Setup of run A:
==> flow/design.v (excerpt) <==
module CPU (
    input clk, 
    input reset, 
    output [15:0] pc, 
    input [15:0] instr, 
    output [15:0] alu_out, 
    output mem_read, 
    output mem_write, 
    input [15:0] mem_data
);
Size: about 68 I/O pins.
clock: 2.58 ns
lec_check: 0
cap_margin: 20
core_margin: 2
core_utilization: 64
setup_slack_margin: 0.68
slew_margin: 20
run.sh (not shown) runs the stock make flow with config.mk's settings and CLKGATE_MAP_FILE=.
Seen in the log of run A: GRT-0232 during global routing (5_1_grt), after which the run never completed.
Edits applied to the flow inputs when going from run A to run B:
Settings: a change of SETUP_SLACK_MARGIN from 0.68 to 1.5; a change of CORE_UTILIZATION from 64 to 17; a change of the clock period (ns, I/O delays scaled along) from 2.58 to 4.93.
--- outcome ---
Run B closes out successfully: all stages finished, all timing, DRC and antenna checks passed. [compare] base=run A new=run B: synthesized cell count has remained practically unchanged; synthesized area per cell essentially unchanged; die size shows an increase of 270%; number of placed instances with taps included rose 871.
Modified inputs, run C compared to run B
Settings: swapping 17 for 40 in CORE_UTILIZATION; swapping 4.93 for 3.14 in the clock period (ns, I/O delays scaled along).
Results
Looking at clock power across both flows, run C is the weaker of the two, with run B ahead. Note that the sequential power recorded for run C amounts to 1.6 times the value seen in run B. Maximum clock frequency (lower): run B. Compare run C and run B | worst hold slack higher: run C. Summary of run C over run B: final cycle utilization of the critical path went up; wire length went up. [compare] base=run B new=run C: largest clock skew in the final design held steady; endpoint arrival time on the critical path moved down; synthesis area per yosys stayed essentially flat; design internal power grew by about 70%; storage element area has increased.
Input changes introduced in run D (baseline for comparison: run C):
Settings: CORE_UTILIZATION: 40 -> 66; SETUP_SLACK_MARGIN: 1.5 -> 0.51; the clock period (ns, I/O delays scaled along): 3.14 -> 3.35.
==> comparison <==
The final area in run D is 0.79 times that in run C. Maximum number of buffers from clock root to sink: run D vs run C identical. Relative to run C, the wire length of the first global-routing pass measured on run D has decreased by more than 10%. Run D ended with every stage complete and zero timing, DRC or antenna violations.

* * *

build 24:
CPU again, from the RTL that the note above started with.
Settings: LEC_CHECK=0, ABC_AREA=0, CAP_MARGIN=20, CORE_ASPECT_RATIO=1.35, CORE_MARGIN=2, CORE_UTILIZATION=45, CTS_CLUSTER_DIAMETER=125, PLACE_DENSITY=0.63, SLEW_MARGIN=20, TNS_END_PERCENT=30; clock period 2.65 ns.
In build 24 the implementation ran to completion but is not tape-out ready, as the final checks report setup timing.
The inputs of build 50 differ from those of build 24 as listed below.
Settings: CORE_ASPECT_RATIO: 1.35 -> unset; CORE_UTILIZATION: 45 -> 72; CTS_CLUSTER_DIAMETER: 125 -> 400; TNS_END_PERCENT: 30 -> unset; PLACE_DENSITY: 0.63 -> unset; ABC_AREA: 0 -> 1; the clock period (ns, I/O delays scaled along): 2.65 -> 2.74.
### Flow results
- Complete run, failing final checks: build 50, reason setup timing.
- Path length in cells of the critical path: build 24 and build 50 compared, lower one is build 50
- Switching power of the nets shrinks slightly when moving from build 24 to build 50.
- Build 50 vs. build 24: part of the total power dissipated in the clock network higher; met3 routing resource usage after global routing higher; footprint of the multi-input gates lower.
- Sort build 24 and build 50 by global-route usage, descending, and build 50 comes first.
- Re number of inverters outside the clock class in the layout: build 24 was lower than build 50.
- What build 24 reported for HPWL reported at the end of detailed placement has to be multiplied by 0.867 to get the figure for build 50.
- Cmp build 50 vs build 24: detail-routed via count per cell higher in build 50
- Build 50 ended up with met5 as its topmost layer with routed signal wires; build 24 ended up with met4.
- The final reports for build 50 and build 24 show standard cell area after detailed placement lower in the former.
Input-level comparison between build 40 and build 50:
Settings: putting CTS_CLUSTER_SIZE at 82 where nothing was set; clearing ABC_AREA, which used to be 1; clearing CTS_CLUSTER_DIAMETER, which used to be 400; putting PLACE_DENSITY_LB_ADDON at 0.0 where nothing was set; putting SETUP_SLACK_MARGIN at 0.88 where nothing was set; putting TNS_END_PERCENT at 70 where nothing was set; swapping 2.74 for 3.0 in the clock period (ns, I/O delays scaled along).
The remaining runs in build 40 and build 50 completed every stage, whereas build 40 halted early.
Build 50 ran in full, but the layout does not pass; the checks complain about setup timing.
No final results exist for build 40, since it was stopped by error GRT-0232 during global routing.
Looking only at number of cell instances after yosys synthesis, and setting everything else aside, the lower value of build 40 and build 50 goes to build 40.
Looking at total standard cell area after synthesis, build 40 sits below build 50.
In the flow results for build 40 and build 50, the post-cts sizing count is larger on build 40.
#### Input delta (build 69 over build 40)
Settings: changing CTS_CLUSTER_SIZE from 82 to 22; removing PLACE_DENSITY_LB_ADDON (formerly 0.0); setting CTS_CLUSTER_DIAMETER to 377 for the first time; changing SETUP_SLACK_MARGIN from 0.88 to -0.25; removing TNS_END_PERCENT (formerly 70); changing the clock period (ns, I/O delays scaled along) from 3.0 to 2.53.
==> results <==
- [build 69] flow finished | final checks: failed | reasons: setup timing
- Build 69: placement-stage cell area is about 2.6% higher than what build 40 reported.
- Row number of placed instances with taps included: build 69 higher / build 40 lower
- Half-perimeter wire length after detailed placement delta for build 69 relative to build 40: 390 um higher
- On die area, build 69 and build 40 are basically level.

* * *

## maple
The RTL this note starts from:
==> flow/design.v <==
module ALU (
    input [15:0] data1,
    input [15:0] data2,
    input [3:0] alu_op,  
    output reg [15:0] result
);
    always @(*) begin
        case (alu_op)
            4'b0000: result = data1 + data2;  
            4'b0001: result = data1 - data2;  
            4'b0010: result = data1 & data2;  
            4'b0011: result = data1 | data2;  
            4'b0100: result = data1 ^ data2;  
            4'b0101: result = ~data1;         
            4'b0110: result = data1 << data2[3:0];  
            4'b0111: result = data1 >> data2[3:0];  
            4'b1000: result = (data1 < data2) ? 16'b1 : 16'b0;  
            default: result = 16'b0;
        endcase
    end
endmodule
module Control_Unit (
    input [15:0] instr,
    output reg [3:0] alu_op,
    output reg mem_read,
    output reg mem_write,
    output reg reg_write,
    output reg [3:0] write_reg
);
    always @(*) begin
        case(instr[15:12])
            4'b0000: begin  
                alu_op = 4'b0000;
                mem_read = 1'b0;
                mem_write = 1'b0;
                reg_write = 1'b0;
                write_reg = 4'b0000;
            end
            4'b0001: begin  
                alu_op = 4'b0000;
                mem_read = 1'b0;
                mem_write = 1'b0;
                reg_write = 1'b1;
                write_reg = instr[11:8];
            end
            4'b0010: begin  
                alu_op = 4'b0001;
                mem_read = 1'b0;
                mem_write = 1'b0;
                reg_write = 1'b1;
                write_reg = instr[11:8];
            end
            4'b0011: begin  
                alu_op = 4'b0010;
                mem_read = 1'b0;
                mem_write = 1'b0;
                reg_write = 1'b1;
                write_reg = instr[11:8];
            end
            4'b0100: begin  
                alu_op = 4'b0011;
                mem_read = 1'b0;
                mem_write = 1'b0;
                reg_write = 1'b1;
                write_reg = instr[11:8];
            end
            4'b0101: begin  
                alu_op = 4'b0000;  
                mem_read = 1'b1;
                mem_write = 1'b0;
                reg_write = 1'b1;
                write_reg = instr[11:8];
            end
            4'b0110: begin  
                alu_op = 4'b0000;  
                mem_read = 1'b0;
                mem_write = 1'b1;
                reg_write = 1'b0;
                write_reg = 4'b0000;
            end
            default: begin
                alu_op = 4'b0000;
                mem_read = 1'b0;
                mem_write = 1'b0;
                reg_write = 1'b0;
                write_reg = 4'b0000;
            end
        endcase
    end
endmodule
module Register_File (
    input clk,
    input reset,
    input [3:0] read_reg1,
    input [3:0] read_reg2,
    input [3:0] write_reg,
    input [15:0] write_data,
    input reg_write,
    output [15:0] reg_data1,
    output [15:0] reg_data2
);
    reg [15:0] registers [0:15];
    integer i;
    always @(posedge clk or posedge reset) begin
        if(reset) begin
            for(i=0;i<16;i=i+1)
                registers[i]<=16'b0;
                end
        else if (reg_write) begin
            registers[write_reg] <= write_data;
        end
    end
    assign reg_data1 = registers[read_reg1];
    assign reg_data2 = registers[read_reg2];
endmodule
module Hazard_Detection_Unit (
    input [15:0] if_id_instr,
    input id_ex_mem_read,
    input [3:0] id_ex_write_reg,
    output reg hazard_detected
);
    always @(*) begin
        hazard_detected = (id_ex_mem_read &&
                           (id_ex_write_reg == if_id_instr[11:8] ||
                            id_ex_write_reg == if_id_instr[7:4]));
    end
endmodule
module CPU (
    input clk, 
    input reset, 
    output [15:0] pc, 
    input [15:0] instr, 
    output [15:0] alu_out, 
    output mem_read, 
    output mem_write, 
    input [15:0] mem_data
);
    reg [15:0] pc_reg;
    reg [15:0] if_id_instr;
    reg [15:0] id_ex_reg_data1, id_ex_reg_data2;
    reg [3:0] id_ex_alu_op;
    reg [15:0] id_ex_instr;
    reg id_ex_mem_read, id_ex_mem_write, id_ex_reg_write;
    reg [3:0] id_ex_write_reg;
    wire [15:0] alu_result;
    wire hazard_detected;
    wire [15:0] rf_reg_data1, rf_reg_data2;
    wire [3:0] alu_op;
    wire reg_write;
    wire [3:0] write_reg;
    wire [15:0] write_data;
    reg [15:0] ex_mem_alu_result;
    reg ex_mem_mem_read, ex_mem_mem_write, ex_mem_reg_write;
    reg [3:0] ex_mem_write_reg;
    always @(posedge clk or posedge reset) begin
        if (reset) begin
            pc_reg <= 0;
            if_id_instr <= 16'b0;
        end else if (!hazard_detected) begin
            pc_reg <= pc_reg + 1;
            if_id_instr <= instr;
        end
    end
    Control_Unit cu (
        .instr(if_id_instr), 
        .alu_op(alu_op), 
        .mem_read(mem_read), 
        .mem_write(mem_write), 
        .reg_write(reg_write), 
        .write_reg(write_reg)
    );
    Register_File rf (
        .clk(clk), 
        .reset(reset),
        .read_reg1(if_id_instr[11:8]), 
        .read_reg2(if_id_instr[7:4]), 
        .write_reg(ex_mem_write_reg), 
        .write_data(write_data), 
        .reg_write(ex_mem_reg_write), 
        .reg_data1(rf_reg_data1), 
        .reg_data2(rf_reg_data2)
    );
    ALU alu (
        .data1(id_ex_reg_data1), 
        .data2(id_ex_reg_data2), 
        .alu_op(id_ex_alu_op), 
        .result(alu_result)
    );
    Hazard_Detection_Unit hdu (
        .if_id_instr(if_id_instr),
        .id_ex_mem_read(id_ex_mem_read),
        .id_ex_write_reg(id_ex_write_reg),
        .hazard_detected(hazard_detected)
    );
    assign pc = pc_reg;
    assign alu_out = ex_mem_alu_result;
    always @(posedge clk or posedge reset) begin
        if (reset) begin
            id_ex_reg_data1 <= 16'b0;
            id_ex_reg_data2 <= 16'b0;
            id_ex_alu_op <= 4'b0;
            id_ex_instr <= 16'b0;
            id_ex_mem_read <= 1'b0;
            id_ex_mem_write <= 1'b0;
            id_ex_reg_write <= 1'b0;
            id_ex_write_reg <= 4'b0;
        end else if (!hazard_detected) begin
            id_ex_reg_data1 <= rf_reg_data1;
            id_ex_reg_data2 <= rf_reg_data2;
            id_ex_alu_op <= alu_op;
            id_ex_instr <= if_id_instr;
            id_ex_mem_read <= mem_read;
            id_ex_mem_write <= mem_write;
            id_ex_reg_write <= reg_write;
            id_ex_write_reg <= write_reg;
        end
    end
    always @(posedge clk or posedge reset) begin
        if (reset) begin
            ex_mem_alu_result <= 16'b0;
            ex_mem_mem_read <= 1'b0;
            ex_mem_mem_write <= 1'b0;
            ex_mem_reg_write <= 1'b0;
            ex_mem_write_reg <= 4'b0;
        end else begin
            ex_mem_alu_result <= alu_result;
            ex_mem_mem_read <= id_ex_mem_read;
            ex_mem_mem_write <= id_ex_mem_write;
            ex_mem_reg_write <= id_ex_reg_write;
            ex_mem_write_reg <= id_ex_write_reg;
        end
    end
    assign write_data = ex_mem_mem_read ? mem_data : ex_mem_alu_result;
endmodule
Settings: LEC_CHECK=0, CAP_MARGIN=20, CORE_MARGIN=2, CORE_UTILIZATION=64, SETUP_SLACK_MARGIN=0.74, SLEW_MARGIN=20; clock period 2.53 ns.
maple terminated abnormally: global routing reported GRT-0232.
> inputs changed (maple -> cedar)
# maple
export LEC_CHECK = 0
export CAP_MARGIN = 20
export CORE_MARGIN = 2
export CORE_UTILIZATION = 64
export SETUP_SLACK_MARGIN = 0.74
export SLEW_MARGIN = 20
create_clock -name core_clock -period 2.53 [get_ports {clk}]
# cedar
export LEC_CHECK = 0
export CAP_MARGIN = 20
export CORE_MARGIN = 2
export CORE_UTILIZATION = 23
export SETUP_SLACK_MARGIN = 1.5
export SLEW_MARGIN = 20
create_clock -name core_clock -period 3.14 [get_ports {clk}]
==> comparison <==
- The flow did not stop early for cedar: all stages ran, and the layout cleared the timing, design-rule and antenna checks.
- Reported for cedar and maple, chip area from the yosys synthesis statistics turned out identical to the last digit.
- On die outline area: between cedar and maple, it ends up lower for maple.
- cedar vs maple on total core area: cedar is the higher one.
Relative to cedar, the following input files were edited for sierra:
# cedar
export LEC_CHECK = 0
export CAP_MARGIN = 20
export CORE_MARGIN = 2
export CORE_UTILIZATION = 23
export SETUP_SLACK_MARGIN = 1.5
export SLEW_MARGIN = 20
create_clock -name core_clock -period 3.14 [get_ports {clk}]
# sierra
export LEC_CHECK = 0
export CAP_MARGIN = 20
export CORE_MARGIN = 2
export CORE_UTILIZATION = 40
export MAX_ROUTING_LAYER = met4
export MIN_ROUTING_LAYER = met2
export PLACE_DENSITY = 0.36
export SLEW_MARGIN = 20
create_clock -name core_clock -period 2.81 [get_ports {clk}]
==> comparison <==
For the layout-stage area growth over the synthesis result, sierra came in 24 points lower than cedar did. Total detailed-routing wirelength in sierra is 1700 µm below cedar. Topmost layer with routed signal wires: met5 -> cedar, met4 -> sierra. NOTE: global-route wire length before repair in sierra exceeds that of cedar. Relative slew slack, cedar and sierra, higher one = cedar. The layout from sierra, despite a flow that completed every stage, fails the layout checks, with the failing checks listed as setup timing.
Inputs modified between sierra and raven:
# sierra
export LEC_CHECK = 0
export CAP_MARGIN = 20
export CORE_MARGIN = 2
export CORE_UTILIZATION = 40
export MAX_ROUTING_LAYER = met4
export MIN_ROUTING_LAYER = met2
export PLACE_DENSITY = 0.36
export SLEW_MARGIN = 20
create_clock -name core_clock -period 2.81 [get_ports {clk}]
# raven
export LEC_CHECK = 0
export CAP_MARGIN = 20
export CORE_MARGIN = 2
export CORE_UTILIZATION = 71
export CTS_CLUSTER_SIZE = 77
export MAX_ROUTING_LAYER = met4
export SETUP_SLACK_MARGIN = 1.5
export SLEW_MARGIN = 20
create_clock -name core_clock -period 3.12 [get_ports {clk}]
Findings:
- From sierra to raven the numbers moved as follows: number of setup buffers added after CTS went up 199, maximum buffer depth of the clock tree held, number of clock buffers inserted by TritonCTS went down 5, synthesized area held.
- On fraction of the mapped netlist area in compound gates, sierra and raven are basically level.
- Floorplan utilization: raven vs sierra up 32 points
- Compared with sierra, chip area in raven decreased by more than a quarter.
- Across sierra and raven, no clean finish was achieved.
Modified inputs, yarrow compared to raven
# raven
export LEC_CHECK = 0
export CAP_MARGIN = 20
export CORE_MARGIN = 2
export CORE_UTILIZATION = 71
export CTS_CLUSTER_SIZE = 77
export MAX_ROUTING_LAYER = met4
export SETUP_SLACK_MARGIN = 1.5
export SLEW_MARGIN = 20
create_clock -name core_clock -period 3.12 [get_ports {clk}]
# yarrow
export LEC_CHECK = 0
export CAP_MARGIN = 20
export CORE_MARGIN = 2
export CORE_UTILIZATION = 64
export SETUP_SLACK_MARGIN = -0.26
export SLEW_MARGIN = 20
create_clock -name core_clock -period 2.58 [get_ports {clk}]
--- outcome ---
Reported for yarrow and raven, flip-flop and latch count after synthesis turned out identical to the last digit.
yarrow ran in full, but the layout does not pass; the checks complain about setup timing.
The post-CTS resize count in yarrow sits 522 below the value recorded for raven.
yarrow vs. raven: HPWL after detailed placement rose by about 6%, core area shows an increase of about 11%, count of flip-flops with a built-in enable after synthesis essentially unchanged, number of buffers added on ports closely matched the old numbers.
Re number of CTS-inserted buffers: yarrow and raven aren't equal, and the lower value belongs to raven.
Die: yarrow bigger than raven
In the reports for yarrow and raven, the smaller number of placed instances, taps included belongs to raven.
Going from raven to yarrow, number of buffers inserted to repair setup after CTS down 206, total of hold buffers inserted after clock tree synthesis flat.
Power figures rest on the tool's default switching activity, not on a simulated workload.
